## yarrow
## Cfu
module Cfu (
    input               cmd_valid,
    output              cmd_ready,
    input      [9:0]    cmd_payload_function_id,
    input      [31:0]   cmd_payload_inputs_0,
    input      [31:0]   cmd_payload_inputs_1,
    output reg          rsp_valid,
    input               rsp_ready,
    output reg [31:0]   rsp_payload_outputs_0,
    input               reset,
    input               clk
);
Size in the first run: roughly 290 flip-flops, ~110 I/O pins, about 95,000 sq um of cells after synthesis.
make LEC_CHECK=0 CAP_MARGIN=20 CORE_MARGIN=2 CORE_UTILIZATION=23 HOLD_SLACK_MARGIN=-0.06 MAX_ROUTING_LAYER=met4 SLEW_MARGIN=20 finish   # period 20.0 ns
run.sh (not shown) runs the stock make flow with config.mk's settings and CLKGATE_MAP_FILE=.
Looking at the reports, yarrow completed the entire flow and the layout it produced met the timing, DRC and antenna checks.
What onyx does differently from yarrow at the input level:
--- a/flow/config.mk
+++ b/flow/config.mk
@@ -6,8 +6,14 @@
 export NUM_CORES = 4
 export LEC_CHECK = 0
+export ABC_AREA = 1
 export CAP_MARGIN = 20
-export CORE_MARGIN = 2
-export CORE_UTILIZATION = 23
-export HOLD_SLACK_MARGIN = -0.06
+export CELL_PAD_IN_SITES_DETAIL_PLACEMENT = 2
+export CELL_PAD_IN_SITES_GLOBAL_PLACEMENT = 2
+export CORE_MARGIN = 10
+export CORE_UTILIZATION = 51
+export CTS_CLUSTER_SIZE = 11
+export GPL_TIMING_DRIVEN = 0
 export MAX_ROUTING_LAYER = met4
-export SLEW_MARGIN = 20
+export MIN_ROUTING_LAYER = met2
+export SETUP_SLACK_MARGIN = 4.05
+export SLEW_MARGIN = 25
- The flow ended early for onyx: it failed with a tool error in detailed placement (3_5_place_dp).
- Looking at synthesized cell count, onyx sits above yarrow.
- Per the comparison of onyx with yarrow, core region area shrank by 220,000 sq um; standard-cell row count moved down; fraction of the mapped netlist area in compound gates fell by 1.9 points.

========
Starting RTL as in the previous note.
clock: 16.3 ns
lec_check: 0
abc_area: 1
cap_margin: 30
cell_pad_in_sites_detail_placement: 0
cell_pad_in_sites_global_placement: 2
core_margin: 2
core_utilization: 46
cts_cluster_size: 25
gpl_timing_driven: 0
max_routing_layer: met4
min_routing_layer: met2
place_density: 0.79
setup_slack_margin: -0.0
slew_margin: 20
The baseline aborted during global routing with GRT-0116.
==> next run, changes <==
CAP_MARGIN = 20   (was 30)
CELL_PAD_IN_SITES_DETAIL_PLACEMENT = unset   (was 0)
CELL_PAD_IN_SITES_GLOBAL_PLACEMENT = unset   (was 2)
CORE_UTILIZATION = 72   (was 46)
CTS_CLUSTER_SIZE = 11   (was 25)
GPL_TIMING_DRIVEN = unset   (was 0)
MAX_ROUTING_LAYER = unset   (was met4)
MIN_ROUTING_LAYER = unset   (was met2)
PLACE_DENSITY = 0.37   (was 0.79)
SETUP_SLACK_MARGIN = unset   (was -0.0)
TNS_END_PERCENT = 5   (was unset)
clock period = 8.04 ns   (was 16.3 ns; I/O delays follow)
=>
- The new run stopped in global routing
- synthesized area stays the same
- synthesized cell count does not change
- die size went down by a quarter to a third
==> next run, changes <==
ABC_AREA = unset   (was 1)
CTS_CLUSTER_DIAMETER = 350   (was unset)
CTS_CLUSTER_SIZE = unset   (was 11)
PLACE_DENSITY = unset   (was 0.37)
PLACE_DENSITY_LB_ADDON = 0.0   (was unset)
SETUP_SLACK_MARGIN = 2.83   (was unset)
TNS_END_PERCENT = unset   (was 5)
clock period = 16.9 ns   (was 8.04 ns; I/O delays follow)
Outcome: This time the run produced a layout that fails on setup timing; die area went down by a few percent; area after synthesis went down by a few percent; synthesized cell count went down by about a fifth.

========
run A:
Starting RTL as in the previous note.
Settings: LEC_CHECK=0, CAP_MARGIN=25, CORE_MARGIN=2, CORE_UTILIZATION=23, CTS_CLUSTER_SIZE=11, HOLD_SLACK_MARGIN=-0.07, MAX_ROUTING_LAYER=met4, SLEW_MARGIN=20, TNS_END_PERCENT=50; clock period 20.0 ns.
The flow did not stop early for run A: all stages ran, and the layout cleared the timing, DRC and antenna checks.
What run B does differently from run A at the input level:
Settings: clearing MAX_ROUTING_LAYER, which used to be met4; clearing HOLD_SLACK_MARGIN, which used to be -0.07; clearing TNS_END_PERCENT, which used to be 50; swapping 23 for 40 in CORE_UTILIZATION; swapping 25 for 20 in CAP_MARGIN; clearing CTS_CLUSTER_SIZE, which used to be 11; swapping 20.0 for 19.7 in the clock period (ns, I/O delays scaled along).
--- outcome ---
Origin of the worst setup path: cmd_payload_function_id[6] -> run B, cmd_payload_function_id[5] -> run A. Run B ended up with sky130_fd_sc_hd__clkdlybuf4s50_1 as its cell with the biggest individual delay on the critical path; run A ended up with sky130_fd_sc_hd__fa_1. Diff run A -> run B | maximum number of pins on one net before global-route repair | increase of 38%. The clock-pin slew on the worst setup and hold paths was comparable across run A and run B. Max final standard cell area without fillers across run A and run B: run B. For cell count, dividing the value from run A by the value from run B gives 1.11.
Input-level comparison between run C and run B:
Settings: putting CTS_CLUSTER_SIZE at 99 where nothing was set; swapping 40 for 72 in CORE_UTILIZATION; swapping 19.7 for 15.6 in the clock period (ns, I/O delays scaled along).
- Per the comparison of run C with run B, die size fell 44%, number of buffers added for setup after CTS rose 89, maximum buffer depth of the clock tree saw little to no change, chip width -25%.
- In run C, die boundary height is lower than in run B.
- Run B completed end to end with timing, DRC and antenna clean.
- Run C: GRT-0232 in global routing (5_1_grt) -> run aborted

========
oak:
The RTL this note starts from:
==> flow/design.v <==
module Cfu (
    input               cmd_valid,
    output              cmd_ready,
    input      [9:0]    cmd_payload_function_id,
    input      [31:0]   cmd_payload_inputs_0,
    input      [31:0]   cmd_payload_inputs_1,
    output reg          rsp_valid,
    input               rsp_ready,
    output reg [31:0]   rsp_payload_outputs_0,
    input               reset,
    input               clk
);
    reg signed [31:0] InputOffset, FilterOffset;
    reg signed [31:0] accumulator;  
    reg signed [31:0] acc0, acc1, acc2, acc3;
    reg [31:0] global_input;
    wire [31:0] simd_input = (cmd_payload_function_id[9:3] == 7'd0) ? cmd_payload_inputs_0 : global_input;
    wire [31:0] simd_filter = (cmd_payload_function_id[9:3] == 7'd0) ? cmd_payload_inputs_1 : cmd_payload_inputs_0;
    wire signed [31:0] prod_0, prod_1, prod_2, prod_3;
    assign prod_0 = ($signed(simd_input[7 : 0]) + InputOffset) * ($signed(simd_filter[7 : 0]) + FilterOffset);
    assign prod_1 = ($signed(simd_input[15: 8]) + InputOffset) * ($signed(simd_filter[15: 8]) + FilterOffset);
    assign prod_2 = ($signed(simd_input[23:16]) + InputOffset) * ($signed(simd_filter[23:16]) + FilterOffset);
    assign prod_3 = ($signed(simd_input[31:24]) + InputOffset) * ($signed(simd_filter[31:24]) + FilterOffset);
    wire signed [31:0] sum_prods;
    assign sum_prods = prod_0 + prod_1 + prod_2 + prod_3;
    assign cmd_ready = ~rsp_valid;
    always @(posedge clk) begin
        if (reset) begin
            rsp_payload_outputs_0 <= 32'b0;
            rsp_valid <= 1'b0;
            InputOffset <= 32'd0;
            FilterOffset <= 32'd0;
            accumulator <= 32'd0;
            acc0 <= 32'd0;
            acc1 <= 32'd0;
            acc2 <= 32'd0;
            acc3 <= 32'd0;
            global_input <= 32'd0;
        end else if (rsp_valid) begin
            if (rsp_ready) rsp_valid <= 1'b0;
        end else if (cmd_valid) begin
            rsp_valid <= 1'b1;
            case (cmd_payload_function_id[9:3])
                7'd0: begin
                    accumulator <= accumulator + sum_prods;
                    rsp_payload_outputs_0 <= accumulator;
                end
                7'd1: begin
                    accumulator <= 32'd0;
                    rsp_payload_outputs_0 <= 32'd0;
                end
                7'd2: begin
                    InputOffset <= $signed(cmd_payload_inputs_0);
                    rsp_payload_outputs_0 <= $signed(cmd_payload_inputs_0);
                end
                7'd3: begin
                    FilterOffset <= $signed(cmd_payload_inputs_0);
                    rsp_payload_outputs_0 <= $signed(cmd_payload_inputs_0);
                end
                7'd4: begin
                    rsp_payload_outputs_0 <= accumulator;
                end
                7'd5: begin
                    global_input <= cmd_payload_inputs_0;
                end
                7'd6: begin
                    acc0 <= acc0 + sum_prods;
                end
                7'd7: begin
                    acc1 <= acc1 + sum_prods;
                end
                7'd8: begin
                    acc2 <= acc2 + sum_prods;
                end
                7'd9: begin
                    acc3 <= acc3 + sum_prods;
                end
                7'd10: begin
                    acc0 <= 32'd0;
                    acc1 <= 32'd0;
                    acc2 <= 32'd0;
                    acc3 <= 32'd0;
                end
                7'd11: rsp_payload_outputs_0 <= acc0;
                7'd12: rsp_payload_outputs_0 <= acc1;
                7'd13: rsp_payload_outputs_0 <= acc2;
                7'd14: rsp_payload_outputs_0 <= acc3;
                default: rsp_payload_outputs_0 <= 32'b0;
            endcase
        end
    end
endmodule
Settings: LEC_CHECK=0, CAP_MARGIN=20, CORE_MARGIN=2, CORE_UTILIZATION=71, CTS_CLUSTER_SIZE=22, HOLD_SLACK_MARGIN=-0.05, MAX_ROUTING_LAYER=met4, MIN_ROUTING_LAYER=met1, SETUP_SLACK_MARGIN=1.86, SLEW_MARGIN=20; clock period 18.0 ns.
oak: all stages complete, timing, DRC and antenna checks passed
> inputs changed (oak -> pine)
Settings: removing CTS_CLUSTER_SIZE (formerly 22); removing MIN_ROUTING_LAYER (formerly met1); removing MAX_ROUTING_LAYER (formerly met4); removing SETUP_SLACK_MARGIN (formerly 1.86); changing CORE_UTILIZATION from 71 to 66; removing HOLD_SLACK_MARGIN (formerly -0.05); changing the clock period (ns, I/O delays scaled along) from 18.0 to 15.6.
--- outcome ---
- pine vs. oak: die size picked up an extra about 7.5%; max-capacitance violation count neither gained nor lost much; final worst-path cycle share picked up an extra 11 points.
- Compared to oak, pine shows a narrower setup margin.
- The layout from pine, despite a flow that completed every stage, fails the layout checks, with the failing checks listed as negative setup slack.
Input changes introduced in birch (baseline for comparison: pine):
Settings: setting MIN_ROUTING_LAYER to met1 for the first time; changing CORE_UTILIZATION from 66 to 71; setting SETUP_SLACK_MARGIN to -1.22 for the first time; setting HOLD_SLACK_MARGIN to -0.05 for the first time; setting MAX_ROUTING_LAYER to met4 for the first time; setting CTS_CLUSTER_SIZE to 22 for the first time; changing the clock period (ns, I/O delays scaled along) from 15.6 to 12.3.
--- outcome ---
Depth of the CTS H-tree for birch: 1 up relative to pine
Minimum setup slack after placement ends up higher on pine.
Status: synthesized cell count parity (birch, pine)
No final results exist for birch, since it was stopped by error GRT-0232 during global routing (5_1_grt).
Measured against birch, the routability-driven placement congestion ratio of pine comes out at 0.886 times the reference value.
Delta (birch minus pine): die span in x shows a reduction of about 3.5%, post-detailed-placement cell area increased about 1.6%.
Input-level comparison between maple and birch:
Settings: SETUP_SLACK_MARGIN removed (was -1.22); HOLD_SLACK_MARGIN removed (was -0.05); CTS_CLUSTER_SIZE removed (was 22); MAX_ROUTING_LAYER removed (was met4); MIN_ROUTING_LAYER removed (was met1); CORE_UTILIZATION changed from 71 to 40; the clock period (ns, I/O delays scaled along) changed from 12.3 to 20.0.
Findings:
- maple did not stop at any stage, and its layout met the timing, DRC and antenna checks.
- Summary: with birch as the reference, area after detailed placement in maple moved down by a little under 10%.
- Of birch and maple, birch shows the higher sum of net half-perimeters after detailed placement, with maple below it.
- maple reports a higher setup slack at placement than birch does.
- Fraction of the core area occupied by cells at floorplan on maple is down relative to birch.
- Horizontal die size went up by more than a quarter going from birch to maple.
- maple vs birch on area of the core: maple is the higher one.
- Going from birch to maple, area of the die rose 0.11 mm², cell row count grew by 34%.
[inputs] cedar vs maple
Settings: CORE_UTILIZATION changed from 40 to 57; the clock period (ns, I/O delays scaled along) changed from 20.0 to 11.1.
--- outcome ---
- Taking maple as the reference, in cedar sequential power grew by 80%, setup slack of the most critical reg-to-reg path lower, buffer count excluding the clock tree in the final layout up about 200%, number of antenna violations at the first check in global routing picked up an extra 13.
- Of cedar and maple, only cedar fails to finish with a clean layout.
- Between maple and cedar, the flow reports die outline height decreasing by more than 10%.
- On routability-driven placement congestion ratio, the lower figure sits with maple, not cedar.
- Higher maximum VDD drop among cedar and maple: cedar
Power figures rest on the tool's default switching activity, not on a simulated workload.
